==> flow/design.v <==
    `timescale 1ns / 1ps
    module chip8_cpu (
        input wire clk,
        input wire reset,
        input wire [7:0] mem_data_in,
        input wire [15:0] key_pressed,
        output reg mem_read,
        output reg [11:0] mem_addr_out,
        output reg [7:0] mem_data_out,
        output reg mem_write
    );
        reg [11:0]    pc;
        reg [11:0]    I;
        reg [7:0]     V[0:15];
        reg [15:0]    opcode;
        reg [3:0]     state;
        reg [3:0]     pc_data;
        reg [11:0]    stack[0:15];
        reg [7:0]     opcode_fh;
        reg [7:0]     opcode_sh;
        reg [7:0]     delay_timer,sound_timer; 
        reg [20:0]    one_hz;
        reg [3:0]     i;
        reg [15:0]    lfsr;       
        reg [1:0]     bcd_step;   
        wire [7:0]    vx = V[opcode[11:8]];
        wire [7:0]    vy = V[opcode[7:4]];
        wire [8:0]    add_xy = {1'b0, vx} + {1'b0, vy};
        wire [7:0]    bcd_h = vx / 8'd100;
        wire [7:0]    bcd_t = (vx / 8'd10) % 8'd10;
        wire [7:0]    bcd_o = vx % 8'd10;
        reg  [3:0]    key_idx;
        integer       k;
        always @(*) begin
            key_idx = 4'd0;
            for (k = 15; k >= 0; k = k - 1)
                if (key_pressed[k]) key_idx = k[3:0];
        end
        localparam FETCH1 = 0;
        localparam FETCH1_WAIT = 1;
        localparam FETCH2 = 2;
        localparam FETCH2_WAIT = 3;
        localparam LASTFETCH = 4;
        localparam EXECUTE = 5;
        localparam LASTFETCH_WAIT = 6;
        localparam STORE = 7;
        localparam RETRIEVE = 8;
        localparam RETRIEVE_WAIT = 9;
        localparam RETRIEVE_WAIT2 = 10;
        localparam BCD = 11;
        localparam KEYWAIT = 12;
        always @(posedge clk or posedge reset) begin
            if(reset) begin
                pc <= 12'h200;
                state <= FETCH1;
                opcode <= 0;
                I <= 12'd0;
                opcode_fh <= 0;
                opcode_sh <= 0;
                mem_read <= 0;
                mem_write <= 0;
                delay_timer <= 0;
                pc_data <= 0;
                one_hz <= 0;
                sound_timer <= 0;
                lfsr <= 16'hACE1;
                bcd_step <= 0;
            end else begin
                if (one_hz == 833333) begin  
                    one_hz <= 0;
                    if (delay_timer > 0)
                        delay_timer <= delay_timer - 1;
                    if (sound_timer > 0)
                        sound_timer <= sound_timer - 1;
                end else begin
                    one_hz <= one_hz + 1;
                end
                mem_read <= 0;
                mem_write <= 0;
            case(state)
                FETCH1: begin
                    mem_addr_out <= pc;
                    mem_read <= 1;
                    state <= FETCH1_WAIT;
                end
                FETCH1_WAIT: begin
                    state <= FETCH2;
                end
                FETCH2: begin
                    opcode_fh <= mem_data_in;
                    mem_addr_out <= pc + 1;
                    mem_read <= 1;
                    state <= FETCH2_WAIT;
                end
                FETCH2_WAIT: begin
                    state <= LASTFETCH;
                end
                LASTFETCH: begin
                    opcode_sh <= mem_data_in;
                    state <= LASTFETCH_WAIT;
                end 
                LASTFETCH_WAIT: begin
                    opcode <= {opcode_fh, opcode_sh};
                    state <= EXECUTE;
                end
                EXECUTE: begin
                    pc <= pc + 2;
                    state <= FETCH1;
                    case(opcode[15:12])                     
                        4'h6: begin
                            V[opcode[11:8]] <= opcode[7:0];
                        end
                        4'h7: begin
                            V[opcode[11:8]] <= V[opcode[11:8]] + opcode[7:0];
                        end
                        4'h1: begin
                            pc <= opcode[11:0];
                        end 
                        4'h2: begin
                            stack[pc_data] <= pc + 2;
                            pc <= opcode[11:0];
                            pc_data <= pc_data + 1;
                        end
                        4'h9: begin
                            if (vx != vy)
                                pc <= pc + 4;
                        end
                        4'h5: begin
                            if (vx == vy)
                                pc <= pc + 4;
                        end
                        4'h3: begin
                            if (vx == opcode[7:0])
                                pc <= pc + 4;
                        end
                        4'h4: begin
                            if (vx != opcode[7:0])
                                pc <= pc + 4;
                        end
                        4'h8: begin
                            case(opcode[3:0])
                                4'h0: V[opcode[11:8]] <= vy;
                                4'h1: V[opcode[11:8]] <= vx | vy;
                                4'h2: V[opcode[11:8]] <= vx & vy;
                                4'h3: V[opcode[11:8]] <= vx ^ vy;
                                4'h4: begin
                                    V[opcode[11:8]] <= add_xy[7:0];
                                    V[15] <= {7'd0, add_xy[8]};
                                end
                                4'h5: begin
                                    V[opcode[11:8]] <= vx - vy;
                                    V[15] <= {7'd0, vx >= vy};
                                end
                                4'h6: begin
                                    V[opcode[11:8]] <= vx >> 1;
                                    V[15] <= {7'd0, vx[0]};
                                end 
                                4'h7: begin
                                    V[opcode[11:8]] <= vy - vx;
                                    V[15] <= {7'd0, vy >= vx};
                                end
                                4'hE: begin
                                    V[opcode[11:8]] <= vx << 1;
                                    V[15] <= {7'd0, vx[7]};
                                end
                                default: ;
                            endcase
                        end
                        4'hA: begin 
                            I <= opcode[11:0];
                        end
                        4'hB: begin
                            pc <= opcode[11:0] + {4'd0, V[0]};
                        end
                        4'hC: begin
                            V[opcode[11:8]] <= opcode[7:0] & lfsr[7:0];
                            lfsr <= {lfsr[14:0], lfsr[15] ^ lfsr[13] ^ lfsr[12] ^ lfsr[10]};
                        end
                        4'hE: begin
                            case(opcode[7:0])
                                8'h9E: begin
                                    if (key_pressed[vx[3:0]])
                                        pc <= pc + 4;
                                end
                                8'hA1: begin
                                    if (key_pressed[vx[3:0]] != 1)
                                        pc <= pc + 4;
                                end
                                default: ;
                            endcase        
                        end    
                        4'hF: begin
                            case(opcode[7:0])
                                8'h07: begin
                                    V[opcode[11:8]] <= delay_timer;
                                end
                                8'h0A: begin
                                    pc <= pc;
                                    state <= KEYWAIT;
                                end
                                8'h15: begin
                                    delay_timer <= V[opcode[11:8]];
                                end
                                8'h18: begin
                                    sound_timer <= V[opcode[11:8]];
                                end
                                8'h1E: begin
                                    I <= I + V[opcode[11:8]];
                                end
                                8'h29: begin
                                    I <= {8'd0, vx[3:0]} * 12'd5;
                                end
                                8'h33: begin
                                    pc <= pc;
                                    bcd_step <= 0;
                                    state <= BCD;
                                end
                                8'h55: begin
                                    pc <= pc;
                                    i <= 0;
                                    state <= STORE;
                                end
                                8'h65: begin
                                    pc <= pc;
                                    i <= 0;
                                    state <= RETRIEVE;
                                end 
                                default: ;
                            endcase
                        end
                        4'hD: begin    
                        end
                        4'h0: begin
                            if (opcode[11:0] == 12'h0EE) begin
                                pc <= stack[pc_data - 1];
                                pc_data <= pc_data - 1;
                            end
                        end
                        default: ;
                    endcase 
                end
                STORE: begin 
                    mem_addr_out <= I + i;
                    mem_data_out <= V[i];
                    mem_write <= 1;
                    if (i == opcode[11:8]) begin
                        pc <= pc + 2;
                        state <= FETCH1;
                    end else begin
                        i <= i+1;
                        state <= STORE;
                    end
                end
                RETRIEVE: begin
                    mem_addr_out <= I + i;
                    mem_read <= 1;
                    state <= RETRIEVE_WAIT;
                end
                RETRIEVE_WAIT: begin
                    state <= RETRIEVE_WAIT2;
                end
                RETRIEVE_WAIT2: begin
                  V[i] <= mem_data_in;
                  if (i == opcode[11:8]) begin
                      pc <= pc + 2;
                      state <= FETCH1;
                  end else begin
                      i <= i + 1;
                      state <= RETRIEVE;
                  end
                end
                BCD: begin
                    mem_addr_out <= I + bcd_step;
                    mem_data_out <= (bcd_step == 0) ? bcd_h : (bcd_step == 1) ? bcd_t : bcd_o;
                    mem_write <= 1;
                    if (bcd_step == 2) begin
                        pc <= pc + 2;
                        state <= FETCH1;
                    end else begin
                        bcd_step <= bcd_step + 1;
                    end
                end
                KEYWAIT: begin
                    if (key_pressed != 16'd0) begin
                        V[opcode[11:8]] <= {4'd0, key_idx};
                        pc <= pc + 2;
                        state <= FETCH1;
                    end
                end
                default: state <= FETCH1;
            endcase
          end
        end
    endmodule
==> flow/run.sh <==
#!/bin/bash
# the make line also repeats each setting of config.mk as NAME=value (left out here)
make -C /OpenROAD-flow-scripts/flow DESIGN_CONFIG=/design/flow/config.mk WORK_HOME=/design/flow/orfs CLKGATE_MAP_FILE= finish
==> flow/config.mk <==
export PLATFORM = sky130hd
export DESIGN_NAME = chip8_cpu
export DESIGN_NICKNAME = chip8_cpu
export VERILOG_FILES = /design/flow/design.v
export SDC_FILE = /design/flow/constraint.sdc
export NUM_CORES = 4
export LEC_CHECK = 0
export CAP_MARGIN = 20
export CELL_PAD_IN_SITES_GLOBAL_PLACEMENT = 3
export CORE_MARGIN = 2
export CORE_UTILIZATION = 58
export CTS_CLUSTER_SIZE = 45
export GPL_ROUTABILITY_DRIVEN = 1
export GPL_TIMING_DRIVEN = 1
export MAX_ROUTING_LAYER = met5
export MIN_ROUTING_LAYER = met2
export PLACE_DENSITY_LB_ADDON = 0.2
export SLEW_MARGIN = 5
==> flow/constraint.sdc <==
create_clock -name core_clock -period 10.1 [get_ports {clk}]
set_input_delay 2.0200 -clock core_clock [delete_from_list [all_inputs] [get_ports {clk}]]
set_output_delay 2.0200 -clock core_clock [all_outputs]
set_load 0.01 [all_outputs]
==> notes.md, run 1 <==
Physical implementation.

- The standard-cell row count is approximately 80.
- The number of register bits inferred by synthesis is 466.
- The tool reported: "[ERROR FLW-0024] Place density exceeds 1.0 (current PLACE_DENSITY_LB_ADDON =  0.2). Please check if the value of  PLACE_DENSITY_LB_ADDON is between 0 and 0.99".
- Counting distinct cell types in the post-synthesis netlist gives 108.
- The synthesized area divided by synthesized cell count is 10.3 sq um.
- The synthesized design contains 344 enable-type register cells.
- Summing the areas of all fa, ha and maj instances in the mapped netlist gives about 5.5% of the synthesized area.
- By area the synthesized netlist is led by sky130_fd_sc_hd__edfxtp_1 (37%), sky130_fd_sc_hd__dfrtp_1 (9.9%), sky130_fd_sc_hd__ha_1 (5.0%), sky130_fd_sc_hd__nand2_1 (3.3%), sky130_fd_sc_hd__o21ai_0 (3.2%).
- In the Yosys report the total cell count is 2738.
- Measured along the y axis, the die boundary spans ~220 um.
- The total number of yosys warnings is 3.
- The horizontal die size is roughly 220 um.
- The core utilization before placement is around three fifths.
- The area share of and-or/or-and cells after synthesis is about a fifth.
- In this run, the synthesized area fraction spent on xor and xnor cells is recorded as 3.63%.
- In the synthesized netlist the async set-or-reset flop fraction comes to roughly a quarter.
- The sequential share of the synthesized area is a little under half.
- The overall die size recorded for this design is 50500 sq um.
- The cell count after synthesis came out at between 2000 and 3000.
- Per the post-synthesis report, the nets total 2884.
- By instance count, the leading cell after synthesis is sky130_fd_sc_hd__edfxtp_1.
- The simple-gate share of the synthesized area is 14.2%.
- The post-synthesis chip area from yosys is approximately 28000 sq um.
- The mapped netlist covers 28300 sq um.
- The flow stopped in global placement without I/O (3_1_place_gp_skip_io).
- Of all cell types, the one taking the most synthesized area is sky130_fd_sc_hd__edfxtp_1.
- The flip-flop cell with the highest count after synthesis is sky130_fd_sc_hd__edfxtp_1.
- The floorplan core area is 47900 sq um.
- The largest family of logic cells by area is AND-OR/OR-AND gates.
- The area share of the largest cell type after synthesis is 36.6%.
- The portion of netlist area occupied by mux cells is 4.77%.
- The run stopped with a tool error.
- In the synthesized netlist, the cells that appear most often are sky130_fd_sc_hd__edfxtp_1 (344), sky130_fd_sc_hd__nand2_1 (252), sky130_fd_sc_hd__nor2_1 (209).
==> inputs of run 2 (changes only) <==
ABC_AREA = 1   (was default)
CELL_PAD_IN_SITES_DETAIL_PLACEMENT = 0   (was default)
CELL_PAD_IN_SITES_GLOBAL_PLACEMENT = default   (was 3)
CORE_ASPECT_RATIO = 1.02   (was default)
CORE_UTILIZATION = 70   (was 58)
CTS_CLUSTER_SIZE = 14   (was 45)
MAX_ROUTING_LAYER = met4   (was met5)
PLACE_DENSITY_LB_ADDON = default   (was 0.2)
SETUP_SLACK_MARGIN = 0.64   (was default)
SLEW_MARGIN = 20   (was 5)
clock period = 4.7 ns   (was 10.1 ns; I/O delays follow)
==> run 2 against run 1 <==
The flow stops in global routing (5_1_grt). Synthesized area decreased by 2.7%. Die size decreased by 19%. Synthesized cell count increased by 15%.
==> notes.md, run 2 <==
Physical implementation.

- The core utilization before placement came to 70.8% (+12 points).
- The standard-cell row count is 73 (-8.8%).
- The number of distinct library cells after synthesis is 70 (-35%).
- The CTS H-tree depth is 2.
- Per the post-place timing report, worst setup slack is -4.08 ns.
- Per the GRT congestion report, total overflow comes to 1549.
- The first error in the log reads "[ERROR GRT-0116] Global routing finished with congestion. Check the congestion regions in the DRC Viewer".
- The sequential share of the synthesized area came to 48.7% (+1.3 points).
- The synthesized area divided by synthesized cell count is 8.74 sq um (-15%).
- The last stage reached is global routing (5_1_grt).
- The final HPWL from detailed placement is 76.3 mm.
- In this run the tool buffered the top-level ports with 47 buffer cells.
- The area share of the largest cell type after synthesis is 37.6% (+1.0 points).
- By instance count, the leading cell after synthesis is sky130_fd_sc_hd__nand2_1.
- For reference, the top logic cell family by area is simple AND/OR/NAND/NOR gates.
- Looking at the clock tree report, the root buffer type is sky130_fd_sc_hd__clkbuf_16.
- The portion of netlist area occupied by mux cells is 0.282% (-4.5 points).
- The area share of and-or/or-and cells after synthesis was 15.5% (-5.2 points).
- The share of synthesized cell area in full adder, half adder and majority cells was 5.68% (+0.16 points).
- The netlist area before placement is 27500 sq um (-2.7%).
- The post-synthesis cell count from yosys is 3144 (+15%).
- TritonCTS created 47 clock buffers.
- By area the synthesized netlist is led by sky130_fd_sc_hd__edfxtp_1 (38%), sky130_fd_sc_hd__dfrtp_1 (10%), sky130_fd_sc_hd__nand2_1 (9.1%), sky130_fd_sc_hd__inv_1 (5.8%), sky130_fd_sc_hd__ha_1 (5.1%).
- The cell type contributing the most total cell area after synthesis is sky130_fd_sc_hd__edfxtp_1.
- The total die size is 40900 sq um (-19%).
- In the synthesized netlist the dominant register cell turns out to be sky130_fd_sc_hd__edfxtp_1.
- The number of sinks on the clock net is 466.
- The post-synthesis chip area from yosys is 27500 sq um (-2.7%).
- The number of register bits inferred by synthesis is 466 (unchanged).
- The overall global routing resource usage is 98.5%.
- The fraction of registers with async set/reset is 26.2% (unchanged).
- The number of standard cells after synthesis is 3144 (+15%).
- The synthesized netlist net count is 3290 (+14%).
- The number of top-level design ports is 48.
- The flow did not finish.
- The number of hold buffers added after CTS is 0.
- The total number of yosys warnings is 3 (unchanged).
- In the synthesized netlist, the cells that appear most often are sky130_fd_sc_hd__nand2_1 (663), sky130_fd_sc_hd__inv_1 (422), sky130_fd_sc_hd__edfxtp_1 (344).
- The number of enable flip-flop cells is 344 (unchanged).
- The maximum buffer depth of the clock tree is 3.
- The vertical die dimension was 204 um (-9.2%).
- The horizontal die size is 200 um (-11%).
- The floorplan core area was 38800 sq um (-19%).
- The last weighted congestion value of the routability-driven placer is 1.77.
- The simple-gate share of the synthesized area was 21.2% (+7.0 points).
- The XOR/XNOR share of the synthesized area was 1.44% (-2.2 points).
## run 2: metal layers
metal	GRT overflow	track usage, %
met5	-	-
met4	181	82.4
met3	1196	113
met2	172	94.7
met1	-	-
## run 2: what timing repair did
action                     in CTS
gates resized                 222
setup endpoints to repair     137
cloned                          3
pin swaps                     113
buffers inserted               65
## run 2: metrics by stage
stage	instances	setup TNS, ns	cell area [sq um]	hold WS, ns	utilization (%)
4_1_cts	4239	-29.21	34800	0.353	89.5
3_5_place_dp	4084	-48.96	31900	0.336	82.1
3_3_place_gp	4084	-37.35	31900	0.341	82.1
2_1_floorplan	3144	-24.97	27700	0.331	-
==> inputs of run 3 (changes only) <==
CELL_PAD_IN_SITES_DETAIL_PLACEMENT = default   (was 0)
CORE_ASPECT_RATIO = default   (was 1.02)
CTS_CLUSTER_DIAMETER = 320   (was default)
CTS_CLUSTER_SIZE = default   (was 14)
GPL_ROUTABILITY_DRIVEN = default   (was 1)
GPL_TIMING_DRIVEN = default   (was 1)
MAX_ROUTING_LAYER = default   (was met4)
MIN_ROUTING_LAYER = default   (was met2)
SETUP_SLACK_MARGIN = -0.42   (was 0.64)
clock period = 7.44 ns   (was 4.7 ns; I/O delays follow)
==> run 3 against run 2 <==
The flow again stops in global routing (5_1_grt). Die size about the same. Synthesized cell count unchanged. Synthesized area unchanged.
==> notes.md, run 3 <==
Physical implementation.

- The floorplan core area is 38700 sq um (-0.21%).
- The post-synthesis chip area from yosys was 27500 sq um (unchanged).
- The setup slack at placement came to -1.51 ns (+2.57 ns).
- The number of sinks on the clock net is 466 (unchanged).
- The number of distinct library cells after synthesis is 70 (unchanged).
- The cell type contributing the most total cell area after synthesis is sky130_fd_sc_hd__edfxtp_1.
- The synthesized netlist net count is 3290 (unchanged).
- The number of top-level design ports is 48 (unchanged).
- The horizontal die size is 202 um (+0.98%).
- The vertical die dimension was 202 um (-0.97%).
- The simple-gate share of the synthesized area is 21.2% (unchanged).
- The commonest cells after synthesis are sky130_fd_sc_hd__nand2_1 (663), sky130_fd_sc_hd__inv_1 (422), sky130_fd_sc_hd__edfxtp_1 (344).
- The maximum buffer depth of the clock tree came to 3 (unchanged).
- The sequential share of the synthesized area came to 48.7% (unchanged).
- The flow halted during global routing (5_1_grt).
- The area share of and-or/or-and cells after synthesis is 15.5% (unchanged).
- The area share of the largest cell type after synthesis is 37.6% (unchanged).
- The number of hold buffers added after CTS is 0 (unchanged).
- The netlist area before placement is 27500 sq um (unchanged).
- The flip-flop cell with the highest count after synthesis is sky130_fd_sc_hd__edfxtp_1.
- The number of enable flip-flop cells is 344 (unchanged).
- The fraction of registers with async set/reset is 26.2% (unchanged).
- The placed standard-cell area is 30300 sq um (-4.9%).
- The total number of yosys warnings is 3 (unchanged).
- The largest family of logic cells by area is simple AND/OR/NAND/NOR gates.
- The number of register bits inferred by synthesis came to 466 (unchanged).
- The count of buffers from port buffering was 47 (unchanged).
- The last weighted congestion value of the routability-driven placer is 1.19 (-33%).
- The final HPWL from detailed placement was 77.4 mm (+1.5%).
- The tree is rooted in a sky130_fd_sc_hd__clkbuf_16.
- The standard-cell row count was 72 (-1.4%).
- The share of synthesized cell area in full adder, half adder and majority cells was 5.68% (unchanged).
- The run stopped with a tool error.
- The core utilization before placement is 70.9% (+0.15 points).
- The CTS H-tree depth is 2 (unchanged).
- The number of standard cells after synthesis was 3144 (unchanged).
- The post-synthesis cell count from yosys is 3144 (unchanged).
- The total CTS buffers came to 46 (-2.1%).
- The XOR/XNOR share of the synthesized area was 1.44% (unchanged).
- The synthesized area divided by synthesized cell count is 8.74 sq um (unchanged).
- The total die size is 40900 sq um (about the same).
- Yosys instantiated no cell more often than sky130_fd_sc_hd__nand2_1.
- The portion of netlist area occupied by mux cells came to 0.282% (unchanged).
- The main area contributors are sky130_fd_sc_hd__edfxtp_1 (38%), sky130_fd_sc_hd__dfrtp_1 (10%), sky130_fd_sc_hd__nand2_1 (9.1%), sky130_fd_sc_hd__inv_1 (5.8%), sky130_fd_sc_hd__ha_1 (5.1%).
-- run 3: through the flow --
stage	power (mW)	cells	utilization, %
CTS	9.29	4022	84.0
detailed placement	6.63	3875	78.3
global placement	6.41	3875	78.2
floorplan	5.38	3144	-
-- run 3: timing repair --
item,in CTS
resized,76
setup endpoints to repair,8
setup buffers,65
pin swaps,59
==> inputs of run 4 (changes only) <==
CELL_PAD_IN_SITES_GLOBAL_PLACEMENT = 1   (was default)
CORE_UTILIZATION = 40   (was 70)
CTS_CLUSTER_DIAMETER = default   (was 320)
CTS_CLUSTER_SIZE = 32   (was default)
PLACE_DENSITY_LB_ADDON = 0.18   (was default)
SETUP_SLACK_MARGIN = 0.27   (was -0.42)
clock period = 7.0 ns   (was 7.44 ns; I/O delays follow)
==> run 4 against run 3 <==
The layout now fails its checks (setup timing). Synthesized area did not move. Die size increased by 73%. Synthesized cell count did not move.
==> notes.md, run 4 <==
Physical implementation.

- The flow ran to the end, but the layout failed its checks.
- The layout checks failed on setup timing.
- Post-route period utilization is reported as 122%.
- The standard-cell row count is 96 (+33%).
- The vertical die dimension is 266 um (+32%).
- The overall global routing resource usage is approximately a third.
- The core utilization before placement is 40.2% (-31 points).
- The critical setup path kind is reg -> reg.
- The total power is 10.8 mW.
- The total die size is 70800 sq um (+73%).
- The final report lists the setup-violating endpoint count as 8.
- The biggest area contributor in the post-synthesis netlist is sky130_fd_sc_hd__edfxtp_1.
- The via count of the first global-routing pass is 25111.
- The cell leakage power is 14.4 nW.
- The number of sinks on the clock net is 466 (unchanged).
- The power group with the largest share is combinational logic.
- The commonest cells after synthesis are sky130_fd_sc_hd__nand2_1 (663), sky130_fd_sc_hd__inv_1 (422), sky130_fd_sc_hd__edfxtp_1 (344).
- The number of enable flip-flop cells is 344 (unchanged).
- The share of total power in combinational logic is approximately 40%.
- The area share of and-or/or-and cells after synthesis is 15.5% (unchanged).
- The wire length of the first global-routing pass is 174 mm.
- The number of antenna violations at the first check in global routing was 1.
- The number of top-level design ports was 48 (unchanged).
- The power in combinational cells is roughly 4.3 mW.
- The horizontal die size is 266 um (+32%).
- The total count of hold-check failures in the final report is 0.
- The first detailed-routing pass ran for 8 iterations.
- The remaining global-route overflow is 0.
- The CTS H-tree depth was 2 (unchanged).
- The total count of max-transition violations in the final report is 0.
- The worst-path cell with the longest stage delay is sky130_fd_sc_hd__dfrtp_1.
- The total number of warnings across the stage logs is 70.
- OpenSTA lists the critical path endpoint as mem_data_out[1].
- The synthesis-to-finish area growth is 25.0%.
- The cell repeated most along the worst path is sky130_fd_sc_hd__buf_4.
- In this run the clock root is driven by a sky130_fd_sc_hd__clkbuf_16.
- The worst register-to-register path has a depth of 69.
- The worst setup skew after layout is 0.0253 ns.
- The number of register bits inferred by synthesis came to 466 (unchanged).
- The portion of netlist area occupied by mux cells is 0.282% (unchanged).
- The number of distinct library cells after synthesis was 70 (unchanged).
- The synthesized netlist net count came to 3290 (unchanged).
- The fraction of registers with async set/reset is 26.2% (unchanged).
- Per the synth stats, the flop cell with the highest instance count is sky130_fd_sc_hd__edfxtp_1.
- The maximum buffer depth of the clock tree is 3 (unchanged).
- Per the detail_route report, inserted antenna diodes total 0.
- The sequential group power is 3.46 mW.
- The logic area is ~13000 sq um.
- The total number of yosys warnings is 3 (unchanged).
- The most common cell in the synthesized netlist is sky130_fd_sc_hd__nand2_1.
- The number of nets in the finished design is approximately 3700.
- The worst hold margin is around 0.35 ns.
- For the worst setup path, the data arrival time is 8.92 ns.
- Looking at the power breakdown, sequential logic takes 32.0% of the total.
- STA classifies the critical path startpoint as a flop.
- The number of stages on the worst setup path is 69.
- The number of DRC markers in iteration 0 is approximately 3300.
- The data required time of the critical path is between 7 and 8 ns.
- The clock network is responsible for about 28% of the overall power.
- The netlist area before placement is 27500 sq um (unchanged).
- The timing-limited maximum frequency is 117 MHz.
- Per STA, the highest per-stage delay on the worst path measures approximately 0.42 ns.
- Setup repair after global routing could not meet its margin everywhere.
- Looking at the worst setup and hold paths, the clock pins of their registers show a slew of 0.06 ns.
- The final HPWL from detailed placement is 92.0 mm (+19%).
- The post-synthesis chip area from yosys is 27500 sq um (unchanged).
- The remaining antenna violation count after routing is 0.
- Counting I/O delays and the setup requirement, the final critical path takes 8.56 ns.
- The worst max-slew margin expressed relative to the limit is a little under a fifth.
- The skew report gives the latency at the later pin of the worst-skew pair as 0.63 ns.
- Among cell families on the critical path, the largest total delay comes from simple AND/OR/NAND/NOR gates.
- The total wirelength of the detailed-routed design is 120 mm.
- The final layout report lists a filler cell count of 6442.
- Across the VDD grid, the largest voltage drop is 218 uV.
- The share of synthesized cell area in full adder, half adder and majority cells is 5.68% (unchanged).
- For this design the total switching power over the nets is about 4.2 mW.
- The synthesized area divided by synthesized cell count is 8.74 sq um (unchanged).
- The final routed wire length divided by cell count is 26.7 um.
- The number of buffer and inverter stages on the critical path is 21.
- The largest family of logic cells by area is simple AND/OR/NAND/NOR gates.
- The post-synthesis cell count from yosys is 3144 (unchanged).
- The origin of the worst min-delay path is state[8].
- The remaining design rule violation count is 0.
- Of the total power, the share spent switching nets is 38.5%.
- The sequential share of the synthesized area is 48.7% (unchanged).
- The routed design shows a via density per instance of 5.83.
- The placed standard-cell area is 31400 sq um (+3.7%).
- The run reported a max-capacitance violation count of 0.
- The slack of the critical path is -1.56 ns.
- In the hold timing report, the worst path depth is 0.
- The area share of the largest cell type after synthesis was 37.6% (unchanged).
- The last weighted congestion value of the routability-driven placer is 1.01 (-15%).
- Per the summary, power density relative to cell area is 315 nW/um^2.
- The total CTS buffers came to 53 (+15%).
- The slew at the pin with the worst max-slew slack is approximately 1.2 ns.
- The endpoint of the worst hold path is state[5].
- For reference, the top cells by area after synthesis are sky130_fd_sc_hd__edfxtp_1 (38%), sky130_fd_sc_hd__dfrtp_1 (10%), sky130_fd_sc_hd__nand2_1 (9.1%), sky130_fd_sc_hd__inv_1 (5.8%), sky130_fd_sc_hd__ha_1 (5.1%).
- The number of standard cells after synthesis is 3144 (unchanged).
- TritonCTS built the clock tree.
- The simple-gate share of the synthesized area is 21.2% (unchanged).
- Summed over the clock group, the power is 3.04 mW.
- The layout stage reports a final design area of around 34000 sq um.
- The worst hold path belongs to the class reg -> reg.
- STA reports a reg2reg setup slack of -1.56 ns.
- Along the worst path, the maximum fanout reaches 6.
- The via count is 26175.
- The beginning of the worst register-to-register path is opcode[9].
- The capturing element type of the critical path is a flop.
- The largest net degree at the start of global routing is about 65.
- The count of buffers from port buffering was 47 (unchanged).
- The footprint of the flip-flops and latches is 13400 sq um.
- The floorplan core area was 68300 sq um (+76%).
- The power report lists cell-internal power as 6.66 mW.
- The XOR/XNOR share of the synthesized area is 1.44% (unchanged).
- The capture instance of the worst register-to-register path is mem_data_out[1].
- Tracing the worst setup path back leads to its startpoint at opcode[9].
run 4: layer usage:
layer	vias to the layer above	global-route usage, %	routed length [um]
met4	2	8.40	3200
met5	-	0	11
met3	161	6.93	11400
met2	1303	49.4	50700
li1	11833	-	-
met1	12876	50.6	54700
run 4: area by class of cell:
class	instances	share of cell area [%]
well taps	882	3.21
clock inverters	38	1.44
clock buffers	62	4.11
inverters	451	5.02
multi-input cells	2163	37.2
flip-flops and latches	466	39.0
repair buffers	428	10.1
run 4: metrics by stage:
stage,util (%),worst slack [ns],instances,setup TNS (ns)
global route,50.2,-2.06,4490,-16.11
global placement,46.0,-1.61,4321,-11.98
finish,50.2,-1.56,4490,-12.24
CTS,49.8,-1.43,4473,-11.18
floorplan,-,-1.05,3144,-6.57
detailed placement,46.0,-1.84,4321,-13.99
run 4: repair_timing:
item,CTS,global route
setup endpoints to repair,8,8
setup buffers,52,17
resized,71,48
pin swaps,62,53
hold buffers,0,0
==> inputs of run 5 (changes only) <==
CELL_PAD_IN_SITES_DETAIL_PLACEMENT = 0   (was default)
CELL_PAD_IN_SITES_GLOBAL_PLACEMENT = default   (was 1)
CORE_ASPECT_RATIO = 0.62   (was default)
CORE_UTILIZATION = 58   (was 40)
CTS_CLUSTER_SIZE = default   (was 32)
GPL_ROUTABILITY_DRIVEN = 1   (was default)
GPL_TIMING_DRIVEN = 1   (was default)
MAX_ROUTING_LAYER = met4   (was default)
MIN_ROUTING_LAYER = met1   (was default)
PLACE_DENSITY_LB_ADDON = default   (was 0.18)
SETUP_SLACK_MARGIN = default   (was 0.27)
clock period = 7.23 ns   (was 7.0 ns; I/O delays follow)
==> run 5 against run 4 <==
Still fails the layout checks on setup timing. Maximum frequency is 5.6% lower. Via count grew 10%. Total power shrank 4.1%. Sequential share of layout area increased by 1.0 points. Critical path type unchanged. Combinational power is 5.3% higher. Largest power group unchanged. Routed wire length rose by 3.0%. Die size fell by 31%. Clock power fell by 18%. Largest cell class unchanged. Register-to-register slack lost 0.28 ns. Worst hold slack better by 0.0073 ns.
==> notes.md, run 5 <==
Physical implementation.

- The number of distinct library cells after synthesis is 70 (unchanged).
- The total number of warnings across the stage logs is 72 (+2.9%).
- The number of sinks on the clock net is 466 (unchanged).
- The number of endpoints failing setup at the final stage was 23 (+15).
- The largest share of the power goes to combinational logic.
- The total number of yosys warnings was 3 (unchanged).
- The portion of total power attributed to sequential cells is 32.3% (+0.3 points).
- The maximum fanout along the worst path was 6 (unchanged).
- The maximum buffer depth of the clock tree came to 3 (unchanged).
- The remaining global-route overflow is 0 (unchanged).
- The worst setup path is captured at a flop.
- The worst max-slew margin expressed relative to the limit is 14.3% (-4.4 points).
- The CTS H-tree depth was 2 (unchanged).
- The netlist area before placement came to 27500 sq um (unchanged).
- TritonCTS built the clock tree.
- In the synthesized netlist the dominant register cell turns out to be sky130_fd_sc_hd__edfxtp_1.
- The number of antenna violations at the first check in global routing is 8 (+7).
- The register-to-register path setup slack is -1.84 ns (-0.28 ns).
- The cell that appears most often on the critical path is sky130_fd_sc_hd__buf_4.
- The remaining antenna violation count after routing is 0 (unchanged).
- STA lists the startpoint of the worst register-to-register path as opcode[8].
- The clock transition at the register clock pins on the worst setup and hold paths after CTS is 0.08 ns (+0.02 ns).
- The critical path ends at mem_data_out[5].
- The total die size came to 49200 sq um (-31%).
- The synthesized netlist net count was 3290 (unchanged).
- The timing-limited maximum frequency came to 110 MHz (-5.6%).
- The synthesized area divided by synthesized cell count was 8.74 sq um (unchanged).
- The synthesis-to-finish area growth is 21.7%.
- The worst hold path begins at state[0].
- The largest net degree at the start of global routing came to 67 (+3.1%).
- The last weighted congestion value of the routability-driven placer is 1.17 (+16%).
- On the critical path, the stage with the largest delay is an instance of sky130_fd_sc_hd__dfrtp_1.
- OpenSTA lists the critical path startpoint as opcode[8].
- The insertion delay of the later-clocked pin in the worst-skew pair came to 0.62 ns (about the same).
- Among cell families on the critical path, the largest total delay comes from simple AND/OR/NAND/NOR gates.
- The post-synthesis cell count from yosys came to 3144 (unchanged).
- The standard-cell row count is 62 (-35%).
- The horizontal die size is 280 um (+5.4%).
- The wire length of the first global-routing pass is 173 mm (-0.38%).
- Yosys reports that the most numerous cell types are sky130_fd_sc_hd__nand2_1 (663), sky130_fd_sc_hd__inv_1 (422), sky130_fd_sc_hd__edfxtp_1 (344).
- The number of enable flip-flop cells is 344 (unchanged).
- The area share of the largest cell type after synthesis is 37.6% (unchanged).
- The via count is 28840 (+10%).
- The via count of the first global-routing pass is 26430 (+5.3%).
- Setup repair after global routing could not meet its margin everywhere.
- The maximum VDD drop is 268 uV (+23%).
- The total wirelength of the detailed-routed design is 124 mm (+3.0%).
- Summed over all instances, the cell type with the most area after synthesis is sky130_fd_sc_hd__edfxtp_1.
- The final clock period utilization by the worst path came to 125% (+3.1 points).
- The setup total negative slack is -17.46 ns (-5.23 ns).
- The core utilization before placement is 59.0% (+19 points).
- The final HPWL from detailed placement came to 90.9 mm (-1.2%).
- The share of synthesized cell area in full adder, half adder and majority cells was 5.68% (unchanged).
- The overall global routing resource usage came to 50.1% (+16 points).
- The worst reg-to-reg path cell count is 73 (+5.8%).
- The number of violations of the max-capacitance limit is 0 (unchanged).
- The run finished, with violations left.
- The final instance count without filler cells came to 4184 (-6.8%).
- The total count of hold-check failures in the final report came to 0 (unchanged).
- By area, the combinational part of the netlist is dominated by simple AND/OR/NAND/NOR gates.
- The final routed wire length divided by cell count is 29.5 um (+11%).
- The switching power is 4.36 mW (+4.7%).
- The slack of the critical path came to -1.84 ns (-0.277 ns).
- The largest stage delay on the critical path is 0.39 ns (-0.03 ns).
- The power of the clock network is 2.48 mW (-18%).
- The number of nets in the finished design is 3675 (-0.92%).
- The count of buffers from port buffering is 47 (unchanged).
- The switching part of the total is 42.0% (+3.5 points).
- The most critical min-delay path falls under reg -> reg.
- The number of cells on the worst hold path is 0 (unchanged).
- The total CTS buffers is 44 (-17%).
- The vertical die dimension is 175 um (-34%).
- The path with the worst hold slack has its endpoint at state[7].
- The number of buffer and inverter stages on the critical path is 23 (+9.5%).
- The share of total power in combinational logic is 43.8% (+3.9 points).
- The number of cells after detailed placement is 4014 (-7.1%).
- The data required time of the critical path came to 7.49 ns (+0.13 ns).
- The portion of netlist area occupied by mux cells is 0.282% (unchanged).
- The number of hold buffers added after CTS is 0 (unchanged).
- The post-synthesis chip area from yosys was 27500 sq um (unchanged).
- The most common cell in the synthesized netlist is sky130_fd_sc_hd__nand2_1.
- By startpoint and endpoint, the worst setup path is classified as reg -> reg.
- The simple-gate share of the synthesized area is 21.2% (unchanged).
- The internal power summed over all cells is 6.03 mW (-9.5%).
- The fraction of registers with async set/reset is 26.2% (unchanged).
- The report lists the violated layout checks as setup timing.
- The number of DRC markers in iteration 0 came to 5943 (+79%).
- The clock share of power came to 23.9% (-4.2 points).
- The remaining design rule violation count is 0 (unchanged).
- The root buffer selected by CTS is sky130_fd_sc_hd__clkbuf_16.
- The XOR/XNOR share of the synthesized area was 1.44% (unchanged).
- The total count of max-transition violations in the final report was 0 (unchanged).
- The startpoint type of the worst setup path is a flop.
- The number of standard cells after synthesis is 3144 (unchanged).
- The slew at the pin with the worst max-slew slack is 1.29 ns (+0.0815 ns).
- The setup slack at placement is -1.87 ns (-0.0254 ns).
- The worst setup skew after layout came to 0.0894 ns (+0.0641 ns).
- The power per cell area is 311 nW/um^2 (-1.5%).
- The first-pass iteration count of the detailed router is 17 (+9).
- The area share of and-or/or-and cells after synthesis came to 15.5% (unchanged).
- The cell leakage power is 14.0 nW (-2.5%).
- The sequential share of the synthesized area is 48.7% (unchanged).
- The critical path arrival is 9.33 ns (+0.41 ns).
- The number of stages on the worst setup path is 73 (+5.8%).
- The minimum clock period after layout is 9.07 ns (+0.507 ns).
- The number of top-level design ports is 48 (unchanged).
- The sequential group power is 3.36 mW (-3%).
- After synthesis, the cell types taking the most area are sky130_fd_sc_hd__edfxtp_1 (38%), sky130_fd_sc_hd__dfrtp_1 (10%), sky130_fd_sc_hd__nand2_1 (9.1%), sky130_fd_sc_hd__inv_1 (5.8%), sky130_fd_sc_hd__ha_1 (5.1%).
- The average vias per placed instance was 6.89 (+18%).
- The floorplan core area is 46500 sq um (-32%).
- The power in combinational cells is 4.55 mW (+5.3%).
- The number of register bits inferred by synthesis is 466 (unchanged).
- Per the timing report, the most critical flop-to-flop path finishes at mem_data_out[5].
==> run 5: area by class of cell <==
| type | instances | area, sq um |
|---|---|---|
| Antenna cell | 11 | 27.5 |
| Clock buffer | 55 | 1160 |
| Clock inverter | 27 | 333 |
| Fill cell | 3281 | 13100 |
| Inverter | 451 | 1730 |
| Multi-Input combinational cell | 2163 | 12800 |
| Sequential cell | 466 | 13400 |
| Tap cell | 608 | 761 |
| Timing Repair Buffer | 403 | 3210 |
==> run 5: timing repair <==
item,in CTS,in global routing
endpoints found under the hold margin,0,0
pin swaps,55,49
setup endpoints to repair,8,8
buffers inserted,63,14
resized,63,64
==> run 5: routing by layer <==
layer	global-route usage (%)	vias to the layer above	share of wire, %
li1	-	11751	-
met1	67.1	13579	38
met2	60.4	2935	36
met3	32.9	575	22
met4	13.9	0	4.2
met5	-	-	0
==> run 5: stage by stage <==
stage	total power [mW]	area, sq um	hold slack, ns	utilization [%]
finish	10.4	33400	0.355	71.9
global route	10.6	33400	0.356	71.8
CTS	9.72	33000	0.351	70.8
detailed placement	6.98	30800	0.347	66.1
global placement	6.83	30800	0.334	66.1
floorplan	5.54	27700	0.331	-
==> inputs of run 6 (changes only) <==
ABC_AREA = default   (was 1)
CELL_PAD_IN_SITES_DETAIL_PLACEMENT = default   (was 0)
CORE_ASPECT_RATIO = default   (was 0.62)
CORE_UTILIZATION = 70   (was 58)
GPL_ROUTABILITY_DRIVEN = default   (was 1)
GPL_TIMING_DRIVEN = default   (was 1)
MIN_ROUTING_LAYER = default   (was met1)
PLACE_DENSITY_LB_ADDON = 0.0   (was default)
SETUP_SLACK_MARGIN = 2.14   (was default)
clock period = 7.44 ns   (was 7.23 ns; I/O delays follow)
==> run 6 against run 5 <==
Still fails the layout checks on setup timing. Synthesized cell count is 13% lower. Worst hold slack worse by 0.0060 ns. Cell count is 15% lower. Clock power is 2% lower.
==> notes.md, run 6 <==
Physical implementation.

- The setup slack at placement came to -3.01 ns (-1.14 ns).
- The power per cell area is 248 nW/um^2 (-20%).
- The startpoint type of the worst setup path is a flop.
- The vertical die dimension was 205 um (+17%).
- The clock share of power is 29.1% (+5.2 points).
- The slack of the critical path came to -3.25 ns (-1.42 ns).
- The final instance count without filler cells was 3576 (-15%).
- The number of nets in the finished design was 3150 (-14%).
- The via count of the first global-routing pass is 26804 (+1.4%).
- The worst hold margin was 0.348 ns (-0.00603 ns).
- The overall global routing resource usage is 54.1% (+4.0 points).
- The switching power is 2.93 mW (-33%).
- The synthesized netlist net count came to 2884 (-12%).
- The number of DRC markers in iteration 0 was 6235 (+4.9%).
- The fraction of registers with async set/reset was 26.2% (unchanged).
- The final clock period utilization by the worst path came to 144% (+18 points).
- The maximum buffer depth of the clock tree is 3 (unchanged).
- The share of synthesized cell area in full adder, half adder and majority cells is 5.53% (-0.16 points).
- The number of distinct library cells after synthesis is 108 (+54%).
- The number of antenna violations at the first check in global routing is 3 (-5).
- The CTS H-tree depth is 2 (unchanged).
- The beginning of the worst register-to-register path is opcode[9].
- The total number of yosys warnings is 3 (unchanged).
- The placed standard-cell area was 31000 sq um (+0.72%).
- The register-to-register path setup slack was -3.25 ns (-1.42 ns).
- The final instance area is 33600 sq um (+0.43%).
- The flip-flop cell with the highest count after synthesis is sky130_fd_sc_hd__edfxtp_1.
- The timing-limited maximum frequency came to 93.5 MHz (-15%).
- The number of violations of the max-capacitance limit came to 0 (unchanged).
- The cell leakage power is 12.9 nW (-7.8%).
- The core utilization before placement came to 70.9% (+12 points).
- The number of hold buffers added after CTS came to 0 (unchanged).
- The worst reg-to-reg path cell count is 52 (-29%).
- The sequential group power is 3.18 mW (-5%).
- The largest stage delay on the critical path is 0.67 ns (+0.28 ns).
- The netlist area before placement is 28300 sq um (+2.8%).
- The number of sinks on the clock net is 466 (unchanged).
- The worst setup skew after layout was 0.0385 ns (-0.0509 ns).
- The XOR/XNOR share of the synthesized area is 3.63% (+2.2 points).
- In this design, the critical path's most frequently occurring cell is sky130_fd_sc_hd__o21a_1.
- The standard-cell row count is 73 (+18%).
- The simple-gate share of the synthesized area is 14.2% (-7.0 points).
- The portion of netlist area occupied by mux cells was 4.77% (+4.5 points).
- The cell class contributing the biggest share of worst-path delay is AND-OR/OR-AND gates.
- The critical path arrival came to 11.04 ns (+1.71 ns).
- The commonest cells after synthesis are sky130_fd_sc_hd__edfxtp_1 (344), sky130_fd_sc_hd__nand2_1 (252), sky130_fd_sc_hd__nor2_1 (209).
- The setup total negative slack came to -24.45 ns (-6.99 ns).
- The internal power summed over all cells is 5.40 mW (-10%).
- The final HPWL from detailed placement is 74.0 mm (-19%).
- The via count came to 28232 (-2.1%).
- In this run the worst setup path terminates at mem_data_out[2].
- The number of standard cells after synthesis is 2738 (-13%).
- The total wirelength of the detailed-routed design came to 114 mm (-7.7%).
- The number of register bits inferred by synthesis came to 466 (unchanged).
- The share of total power in combinational logic came to 32.7% (-11 points).
- The number of top-level design ports was 48 (unchanged).
- The total number of warnings across the stage logs came to 72 (unchanged).
- The total die size is 42000 sq um (-15%).
- The power in combinational cells is 2.72 mW (-40%).
- The number of endpoints failing setup at the final stage is 8 (-65%).
- The most common cell in the synthesized netlist is sky130_fd_sc_hd__edfxtp_1.
- The maximum fanout along the worst path is 4 (-2).
- The worst max-slew margin expressed relative to the limit was 14.9% (+0.60 points).
- The total count of max-transition violations in the final report was 0 (unchanged).
- The horizontal die size was 205 um (-27%).
- The cell type contributing the most total cell area after synthesis is sky130_fd_sc_hd__edfxtp_1.
- The portion of total power attributed to sequential cells is 38.2% (+5.9 points).
- The flow ran to the end, but the layout failed its checks.
- The worst setup path startpoint is opcode[9].
- The data required time of the critical path came to 7.78 ns (+0.29 ns).
- The first-pass iteration count of the detailed router is 15 (-2).
- The number of stages on the worst setup path came to 52 (-29%).
- The clock transition at the register clock pins on the worst setup and hold paths after CTS is 0.07 ns (about the same).
- The synthesis-to-finish area growth is 18.9%.
- The insertion delay of the later-clocked pin in the worst-skew pair was 0.62 ns (about the same).
- The area share of and-or/or-and cells after synthesis is 20.7% (+5.2 points).
- The sequential share of the synthesized area is 47.4% (-1.3 points).
- The remaining design rule violation count was 0 (unchanged).
- The total CTS buffers is 47 (+6.8%).
- The number of enable flip-flop cells is 344 (unchanged).
- The area share of the largest cell type after synthesis is 36.6% (-1.0 points).
- The largest family of logic cells by area is AND-OR/OR-AND gates.
- The largest part of the power goes to sequential cells.
- For this design, the slowest cell found on the critical path is sky130_fd_sc_hd__a2111oi_1.
- The setup path with the least slack is of type reg -> reg.
- The capturing element type of the critical path is a flop.
- The number of cells after detailed placement is 3421 (-15%).
- The main area contributors are sky130_fd_sc_hd__edfxtp_1 (37%), sky130_fd_sc_hd__dfrtp_1 (9.9%), sky130_fd_sc_hd__ha_1 (5.0%), sky130_fd_sc_hd__nand2_1 (3.3%), sky130_fd_sc_hd__o21ai_0 (3.2%).
- Looking at the clock tree report, the root buffer type is sky130_fd_sc_hd__clkbuf_16.
- The switching part of the total came to 35.2% (-6.8 points).
- For the worst reg-to-reg path, the endpoint reported by OpenROAD is mem_data_out[2].
- The minimum clock period after layout is 10.69 ns (+1.63 ns).
- The utilization after layout is 84.4% (+12 points).
- The slew at the pin with the worst max-slew slack is 1.27 ns (-0.0132 ns).
- The count of buffers from port buffering is 47 (unchanged).
- The post-synthesis cell count from yosys is 2738 (-13%).
- The endpoint of the worst hold path is state[4].
- The wire length of the first global-routing pass is 163 mm (-5.7%).
- Setup repair after global routing could not meet its margin everywhere.
- The run did not pass the layout checks because of setup timing.
- The remaining global-route overflow came to 0 (unchanged).
- The last weighted congestion value of the routability-driven placer is 1.14 (-2.8%).
- The floorplan core area is 39800 sq um (-14%).
- The CTS tree is yes.
- The total count of hold-check failures in the final report is 0 (unchanged).
- The number of buffer and inverter stages on the critical path is 4 (-83%).
- The total power is 8.33 mW (-20%).
- The power of the clock network is 2.42 mW (-2%).
- The largest net degree at the start of global routing is 66 (-1.5%).
- The maximum VDD drop is 294 uV (+9.5%).
- The worst min-delay path category is reg -> reg.
- The final routed wire length divided by cell count is 31.9 um (+8.0%).
- The post-synthesis chip area from yosys is 28300 sq um (+2.8%).
- The average vias per placed instance was 7.89 (+15%).
- The number of cells on the worst hold path is 0 (unchanged).
- The remaining antenna violation count after routing is 0 (unchanged).
- The origin of the worst min-delay path is state[7].
- The synthesized area divided by synthesized cell count is 10.3 sq um (+18%).
==> run 6: cell type report <==
cell class                      count  area (sq um)
Multi-Input combinational cell   2009         14500
Sequential cell                   466         13400
Fill cell                        1987          6230
Timing Repair Buffer              386          3130
Clock buffer                       58          1240
Tap cell                          525           657
Inverter                           94           377
Clock inverter                     30           275
Antenna cell                        8          20.0
==> run 6: metal layers <==
layer / GRT usage (%) / vias up / wire, um
li1: - / 11000 / -
met1: 66.4 / 13057 / 36800
met2: 77.0 / 3202 / 48000
met3: 19.8 / 973 / 19800
met4: 31.2 / 0 / 9440
met5: - / - / 0
==> run 6: what timing repair did <==
action                                  4_1_cts  5_1_grt
pin swaps                                    36       33
setup buffers                                33       23
resized                                      62       62
cloned                                        0        1
endpoints found under the setup margin       79       95
==> inputs of run 7 (changes only) <==
CORE_UTILIZATION = 56   (was 70)
CTS_CLUSTER_SIZE = 95   (was default)
MAX_ROUTING_LAYER = default   (was met4)
PLACE_DENSITY_LB_ADDON = default   (was 0.0)
SETUP_SLACK_MARGIN = default   (was 2.14)
clock period = 6.86 ns   (was 7.44 ns; I/O delays follow)
==> run 7 against run 6 <==
The layout still fails its checks (setup timing). Combinational power up 3%. Sequential cell count stayed put. Clock skew fell by 0.0085 ns. Synthesized cell count is the same. Clock power increased by 18%. Core utilization decreased by 16 points. Cell area grew 1.3%. Synthesized area is the same.
==> notes.md, run 7 <==
Physical implementation.

- The floorplan core area is 50000 sq um (+25%).
- The number of nets in the finished design was 3199 (+1.6%).
- The number of cells on the worst hold path is 0 (unchanged).
- The critical path endpoint is mem_data_out[2].
- The slack of the critical path came to -3.42 ns (-0.162 ns).
- The global-route met3 utilization is 11.8% (-8.0 points).
- The minimum clock period after layout is 10.28 ns (-0.418 ns).
- The cell type contributing the most total cell area after synthesis is sky130_fd_sc_hd__edfxtp_1.
- The post-synthesis chip area from yosys is 28300 sq um (unchanged).
- The share of synthesized cell area in full adder, half adder and majority cells was 5.53% (unchanged).
- The number of stages on the worst setup path is 54 (+3.8%).
- The cell class contributing the biggest share of worst-path delay is AND-OR/OR-AND gates.
- The clock share of power was 31.5% (+2.4 points).
- The power of the clock network is 2.86 mW (+18%).
- The register-to-register path setup slack is -3.42 ns (-0.16 ns).
- The total count of max-transition violations in the final report is 0 (unchanged).
- The data required time of the critical path is 7.21 ns (-0.57 ns).
- The power in combinational cells is 2.80 mW (+3%).
- The area share of the largest cell type after synthesis came to 36.6% (unchanged).
- For this design, the slowest cell found on the critical path is sky130_fd_sc_hd__or4bb_1.
- Checking hold timing, the worst path is listed with class reg -> reg.
- The area share of and-or/or-and cells after synthesis is 20.7% (unchanged).
- Setup repair after global routing could not meet its margin everywhere.
- The largest family of logic cells by area is AND-OR/OR-AND gates.
- The endpoint of the worst hold path is state[4].
- The total power is 9.09 mW (+9.2%).
- The met2 track demand over resource is 61.8% (-15 points).
- The placed standard-cell area is 31600 sq um (+1.8%).
- The global routing met1 resource utilization came to 55.4% (-11 points).
- The count of buffers from port buffering is 47 (unchanged).
- The final instance area is 34000 sq um (+1.3%).
- The total die size is 52300 sq um (+24%).
- The largest stage delay on the critical path is 0.50 ns (-0.17 ns).
- The synthesized area divided by synthesized cell count is 10.3 sq um (unchanged).
- The internal power summed over all cells is 6.07 mW (+13%).
- sky130_fd_sc_hd__edfxtp_1 is the most common cell in the netlist.
- The fraction of registers with async set/reset is 26.2% (unchanged).
- The sequential group power came to 3.43 mW (+7.9%).
- The final HPWL from detailed placement came to 78.8 mm (+6.6%).
- The average vias per placed instance came to 6.98 (-12%).
- The synthesized netlist net count is 2884 (unchanged).
- The largest net degree at the start of global routing is 72 (+9.1%).
- The portion of netlist area occupied by mux cells is 4.77% (unchanged).
- The startpoint type of the worst setup path is a flop.
- The worst reg-to-reg path cell count was 54 (+3.8%).
- The final clock period utilization by the worst path came to 150% (+6.1 points).
- The number of inserted filler cells in the final layout is 3773 (+90%).
- The via count is 26302 (-6.8%).
- The number of top-level design ports is 48 (unchanged).
- STA classifies the critical path endpoint as a flop.
- The power group with the largest share is sequential cells.
- Per the hold report, the tightest min-delay path originates at state[7].
- The portion of total power attributed to sequential cells was 37.7% (-0.5 points).
- The setup total negative slack came to -25.84 ns (-1.39 ns).
- The timing-limited maximum frequency is 97.3 MHz (+4.1%).
- Compared with the post-synthesis result, the final layout area differs by 20.4%.
- The maximum VDD drop came to 236 uV (-20%).
- The clock transition at the register clock pins on the worst setup and hold paths after CTS is 0.06 ns (about the same).
- The remaining antenna violation count after routing is 0 (unchanged).
- The number of antenna violations at the first check in global routing came to 4 (+1).
- The total CTS buffers is 51 (+8.5%).
- The number of hold buffers added after CTS is 0 (unchanged).
- The simple-gate share of the synthesized area came to 14.2% (unchanged).
- The total wirelength of the detailed-routed design is 111 mm (-2.5%).
- The overall global routing resource usage is 41.5% (-13 points).
- The layer flagged by global routing as most heavily used is met2.
- The maximum fanout along the worst path is 7 (+3).
- The first-pass iteration count of the detailed router is 8 (-7).
- The total number of yosys warnings is 3 (unchanged).
- The number of enable flip-flop cells was 344 (unchanged).
- The number of register bits inferred by synthesis is 466 (unchanged).
- The critical setup path kind is reg -> reg.
- The post-synthesis cell count from yosys is 2738 (unchanged).
- The CTS tree is yes.
- The vertical die dimension is 229 um (+12%).
- The sequential share of the synthesized area came to 47.4% (unchanged).
- The number of buffer and inverter stages on the critical path is 4 (unchanged).
- The horizontal die size is 229 um (+12%).
- The number of violations of the max-capacitance limit is 0 (unchanged).
- A clean result was blocked by setup timing.
- The wire length of the first global-routing pass was 162 mm (-0.58%).
- The total count of hold-check failures in the final report is 0 (unchanged).
- The capture instance of the worst register-to-register path is mem_data_out[2].
- The insertion delay of the later-clocked pin in the worst-skew pair is 0.62 ns (about the same).
- The critical path arrival is 10.62 ns (-0.42 ns).
- The netlist area before placement is 28300 sq um (unchanged).
- The standard-cell row count came to 82 (+12%).
- The worst setup skew after layout was 0.0299 ns (-0.00854 ns).
- The flow ran to the end, but the layout failed its checks.
- The tree is rooted in a sky130_fd_sc_hd__clkbuf_16.
- The slew at the pin with the worst max-slew slack is 1.33 ns (+0.0576 ns).
- The total number of warnings across the stage logs came to 73 (+1.4%).
- Per STA, the startpoint of the critical path is opcode[9].
- The number of distinct library cells after synthesis is 108 (unchanged).
- The via count of the first global-routing pass is 25277 (-5.7%).
- The cell leakage power was 13.2 nW (+2.1%).
- The number of DRC markers in iteration 0 is 4391 (-30%).
- By area the synthesized netlist is led by sky130_fd_sc_hd__edfxtp_1 (37%), sky130_fd_sc_hd__dfrtp_1 (9.9%), sky130_fd_sc_hd__ha_1 (5.0%), sky130_fd_sc_hd__nand2_1 (3.3%), sky130_fd_sc_hd__o21ai_0 (3.2%).
- The final routed wire length divided by cell count is 29.5 um (-7.5%).
- The beginning of the worst register-to-register path is opcode[9].
- The number of endpoints failing setup at the final stage was 8 (unchanged).
- The switching power is 3.02 mW (+3.0%).
- The share of total power in combinational logic is 30.8% (-1.9 points).
- The last weighted congestion value of the routability-driven placer was 1.05 (-8.4%).
- The power per cell area came to 267 nW/um^2 (+7.8%).
- The remaining design rule violation count came to 0 (unchanged).
- The number of standard cells after synthesis is 2738 (unchanged).
- The maximum buffer depth of the clock tree came to 3 (unchanged).
- The XOR/XNOR share of the synthesized area is 3.63% (unchanged).
- The core utilization before placement came to 56.5% (-14 points).
- The switching part of the total came to 33.2% (-2.0 points).
- The remaining global-route overflow was 0 (unchanged).
- The flip-flop cell with the highest count after synthesis is sky130_fd_sc_hd__edfxtp_1.
- The worst max-slew margin expressed relative to the limit is 10.7% (-4.2 points).
- Yosys reports that the most numerous cell types are sky130_fd_sc_hd__edfxtp_1 (344), sky130_fd_sc_hd__nand2_1 (252), sky130_fd_sc_hd__nor2_1 (209).
- The number of sinks on the clock net is 466 (unchanged).
- The CTS H-tree depth came to 2 (unchanged).
==> run 7: metrics by stage <==
stage,instances,hold slack (ns),setup WS [ns],util (%)
after CTS,3750,0.352,-3.13,67.5
after global placement,3616,0.334,-3.21,63.2
final,3769,0.352,-3.42,68.1
after global routing,3768,0.364,-3.86,68.1
after floorplan,2738,0.331,-3.29,-
after detailed placement,3616,0.336,-3.48,63.2
==> run 7: area by class of cell <==
class	instances	area, sq um	area share [%]
antenna	1	2.50	0.00736
clock buffer	72	1480	4.34
clock inverter	24	279	0.820
inverter	94	370	1.09
multi-input combinational	2008	14200	41.8
sequential	466	13400	39.4
tap	672	841	2.47
timing repair buffer	432	3420	10.0
==> run 7: what timing repair did <==
| item | in CTS | in global routing |
|---|---|---|
| endpoints found under the setup margin | 8 | 8 |
| cloned | 0 | 0 |
| buffers inserted | 38 | 16 |
| pin swaps | 33 | 42 |
| resized | 23 | 31 |
==> run 7: layer usage <==
metal	vias to the layer above	wire, um
li1	11089	-
met1	12672	41200
met2	2054	47700
met3	481	15100
met4	6	7110
met5	-	40
==> inputs of run 8 (changes only) <==
ABC_AREA = 0   (was default)
CELL_PAD_IN_SITES_DETAIL_PLACEMENT = 2   (was default)
CELL_PAD_IN_SITES_GLOBAL_PLACEMENT = 1   (was default)
CORE_ASPECT_RATIO = 0.62   (was default)
CORE_MARGIN = 3   (was 2)
CORE_UTILIZATION = 49   (was 56)
CTS_CLUSTER_DIAMETER = 329   (was default)
CTS_CLUSTER_SIZE = default   (was 95)
GPL_ROUTABILITY_DRIVEN = 1   (was default)
GPL_TIMING_DRIVEN = 1   (was default)
HOLD_SLACK_MARGIN = 0.01   (was default)
MAX_ROUTING_LAYER = met5   (was default)
MIN_ROUTING_LAYER = met1   (was default)
clock period = 17.5 ns   (was 6.86 ns; I/O delays follow)
==> run 8 against run 7 <==
Now clean on timing, DRC and antenna. Clock skew up 0.0090 ns. Sequential cell count unchanged. Register-to-register slack better by 4.4 ns. Clock power down about 60%. Worst setup slack better by 4.4 ns. Synthesized cell count unchanged. Cell count down 5.1%. Worst hold slack better by 0.0047 ns. Cell area down 7.4%. Core utilization down 12 points. Sequential share of layout area up 3.2 points. Highest routed layer unchanged.
==> notes.md, run 8 <==
Physical implementation.

- The wire length of the first global-routing pass is 243 mm (+49%).
- The worst max-slew margin expressed relative to the limit came to 12.0% (+1.3 points).
- Grouping non-sequential cells by family puts the most area in AND-OR/OR-AND gates.
- The area share of and-or/or-and cells after synthesis is 20.7% (unchanged).
- The utilization after layout is 55.9% (-12 points).
- The number of stages on the worst setup path is 53 (-1.9%).
- The sequential share of the synthesized area came to 47.4% (unchanged).
- The worst setup path is launched from a flop.
- The total count of max-transition violations in the final report was 0 (unchanged).
- The via count of the first global-routing pass came to 30921 (+22%).
- The portion of total power attributed to sequential cells is 37.3% (-0.4 points).
- The worst reg-to-reg path cell count is 53 (-1.9%).
- The run finished with no timing, DRC or antenna violations.
- The number of distinct library cells after synthesis came to 108 (unchanged).
- The synthesized area divided by synthesized cell count is 10.3 sq um (unchanged).
- The most common cell in the synthesized netlist is sky130_fd_sc_hd__edfxtp_1.
- The commonest cells after synthesis are sky130_fd_sc_hd__edfxtp_1 (344), sky130_fd_sc_hd__nand2_1 (252), sky130_fd_sc_hd__nor2_1 (209).
- The origin of the worst min-delay path is state[8].
- Per STA, the endpoint of the critical path is mem_data_out[2].
- The number of enable flip-flop cells is 344 (unchanged).
- Setup repair after global routing left no endpoint under its margin.
- The worst-path cell with the longest stage delay is sky130_fd_sc_hd__dfrtp_2.
- The share of synthesized cell area in full adder, half adder and majority cells is 5.53% (unchanged).
- The XOR/XNOR share of the synthesized area was 3.63% (unchanged).
- The remaining design rule violation count is 0 (unchanged).
- The number of hold buffers added after CTS is 0 (unchanged).
- The endpoint of the worst hold path is state[5].
- The horizontal die size is 311 um (+36%).
- The worst hold margin is 0.357 ns (+0.00470 ns).
- The timing report shows the most common cell along the critical path to be sky130_fd_sc_hd__ha_1.
- The standard-cell row count came to 68 (-17%).
- The cell class contributing the biggest share of worst-path delay is AND-OR/OR-AND gates.
- The area share of the largest cell type after synthesis is 36.6% (unchanged).
- The CTS H-tree depth is 2 (unchanged).
- The number of antenna violations at the first check in global routing was 17 (+13).
- The power per cell area was 118 nW/um^2 (-56%).
- The timing-limited maximum frequency is 60.6 MHz (-38%).
- The switching part of the total is 40.4% (+7.2 points).
- The remaining antenna violation count after routing was 0 (unchanged).
- The first-pass iteration count of the detailed router is 12 (+4).
- The synthesized netlist net count is 2884 (unchanged).
- The power of the clock network is 1.15 mW (-60%).
- The netlist area before placement is 28300 sq um (unchanged).
- The beginning of the worst register-to-register path is opcode[9].
- The post-synthesis cell count from yosys is 2738 (unchanged).
- The largest net degree at the start of global routing is 65 (-9.7%).
- The count of buffers from port buffering is 47 (unchanged).
- The number of sinks on the clock net came to 466 (unchanged).
- The final HPWL from detailed placement is 115 mm (+46%).
- The number of nets in the finished design is 2899 (-9.4%).
- The maximum buffer depth of the clock tree came to 3 (unchanged).
- The internal power summed over all cells came to 2.21 mW (-64%).
- STA classifies the critical path endpoint as a flop.
- The via count is 30547 (+16%).
- The worst setup skew after layout is 0.0389 ns (+0.00896 ns).
- The minimum clock period after layout is 16.49 ns (+6.21 ns).
- The total number of warnings across the stage logs is 70 (-4.1%).
- The switching power is 1.50 mW (-50%).
- The total wirelength of the detailed-routed design is 175 mm (+58%).
- Per the CTS log, the root buffer master is sky130_fd_sc_hd__clkbuf_16.
- The data required time of the critical path is 17.89 ns (+10.68 ns).
- The largest stage delay on the critical path is 1.10 ns (+0.60 ns).
- The post-synthesis chip area from yosys is 28300 sq um (unchanged).
- The portion of netlist area occupied by mux cells is 4.77% (unchanged).
- The power in combinational cells came to 1.17 mW (-58%).
- The number of inserted filler cells in the final layout is 5477 (+45%).
- The share of total power in combinational logic is 31.6% (+0.8 points).
- The placed standard-cell area is 29700 sq um (-5.7%).
- The final routed wire length divided by cell count is 49.1 um (+66%).
- The worst min-delay path category is reg -> reg.
- The number of register bits inferred by synthesis is 466 (unchanged).
- The number of top-level design ports is 48 (unchanged).
- The setup total negative slack is 0 ns (+25.84 ns).
- The number of standard cells after synthesis is 2738 (unchanged).
- The capture instance of the worst register-to-register path is mem_data_out[2].
- The flow measured a signed area growth from synthesis to layout of 11.5%.
- The number of buffer and inverter stages on the critical path is 3 (-1).
- The final clock period utilization by the worst path came to 94.2% (-56 points).
- The critical path arrival was 16.88 ns (+6.26 ns).
- The total die size is 60700 sq um (+16%).
- The register-to-register path setup slack is 1.01 ns (+4.43 ns).
- The slew at the pin with the worst max-slew slack is 1.32 ns (-0.0105 ns).
- TritonCTS built the clock tree.
- The final instance area was 31500 sq um (-7.4%).
- The average vias per placed instance is 8.54 (+22%).
- The maximum VDD drop came to 71.8 uV (-70%).
- The critical setup path kind is reg -> reg.
- The cell leakage power is 11.6 nW (-12%).
- The cell type contributing the most total cell area after synthesis is sky130_fd_sc_hd__edfxtp_1.
- The total number of yosys warnings is 3 (unchanged).
- The group that draws the most power in this run is sequential cells.
- Per STA, the startpoint of the critical path is opcode[9].
- The core utilization before placement is 50.2% (-6.4 points).
- The fraction of registers with async set/reset is 26.2% (unchanged).
- The total CTS buffers is 47 (-7.8%).
- The post-CTS setup buffer count came to 0 (-100%).
- The clock transition at the register clock pins on the worst setup and hold paths after CTS is 0.08 ns (+0.02 ns).
- The last weighted congestion value of the routability-driven placer is 1.04 (-0.20%).
- Ranked by total cell area, the synthesized netlist is headed by sky130_fd_sc_hd__edfxtp_1 (37%), sky130_fd_sc_hd__dfrtp_1 (9.9%), sky130_fd_sc_hd__ha_1 (5.0%), sky130_fd_sc_hd__nand2_1 (3.3%), sky130_fd_sc_hd__o21ai_0 (3.2%).
- The vertical die dimension was 195 um (-15%).
- The number of endpoints failing setup at the final stage is 0 (-8).
- The overall global routing resource usage was 55.9% (+14 points).
- The number of violations of the max-capacitance limit is 0 (unchanged).
- The insertion delay of the later-clocked pin in the worst-skew pair came to 0.64 ns (+0.02 ns).
- The clock share of power came to 31.1% (-0.4 points).
- The cell resize tally after clock tree synthesis is 0 (-100%).
- The sequential group power is 1.38 mW (-60%).
- The number of DRC markers in iteration 0 is 6297 (+43%).
- The total count of hold-check failures in the final report is 0 (unchanged).
- The remaining global-route overflow was 0 (unchanged).
- The floorplan core area is 56300 sq um (+13%).
- The number of cells after detailed placement came to 3473 (-4.0%).
- The maximum fanout along the worst path is 48 (+41).
- The simple-gate share of the synthesized area is 14.2% (unchanged).
- The number of cells on the worst hold path came to 0 (unchanged).
- The final instance count without filler cells came to 3576 (-5.1%).
- The flip-flop cell with the highest count after synthesis is sky130_fd_sc_hd__edfxtp_1.
==> run 8: final cells by class <==
cell class,count,area (sq um),area share (%)
antenna,14,35.0,0.111
clock buffer,68,1360,4.31
clock inverter,20,233,0.739
inverter,94,370,1.18
multi-input combinational,2008,14000,44.4
sequential,466,13400,42.6
tap,770,963,3.06
timing repair buffer,136,1140,3.63
==> run 8: metrics by stage <==
stage               setup WS (ns)  total power, mW
finish                       1.01             3.70
global placement             3.95             2.25
detailed placement           2.88             2.39
global route                 1.06             3.70
floorplan                    6.30             1.94
CTS                          2.05             3.55
==> run 8: routing by layer <==
| layer | GRT usage [%] | part of all wire (%) | wire (um) | vias to the layer above |
|---|---|---|---|---|
| met5 | 4.70 | 0.32 | 563 | - |
| met4 | 38.8 | 9.5 | 16600 | 24 |
| met3 | 29.5 | 18 | 30900 | 1340 |
| met2 | 77.6 | 39 | 68700 | 3761 |
| met1 | 66.1 | 33 | 58700 | 14936 |
| li1 | - | - | - | 10486 |
Power figures rest on the tool's default switching activity, not on a simulated workload.
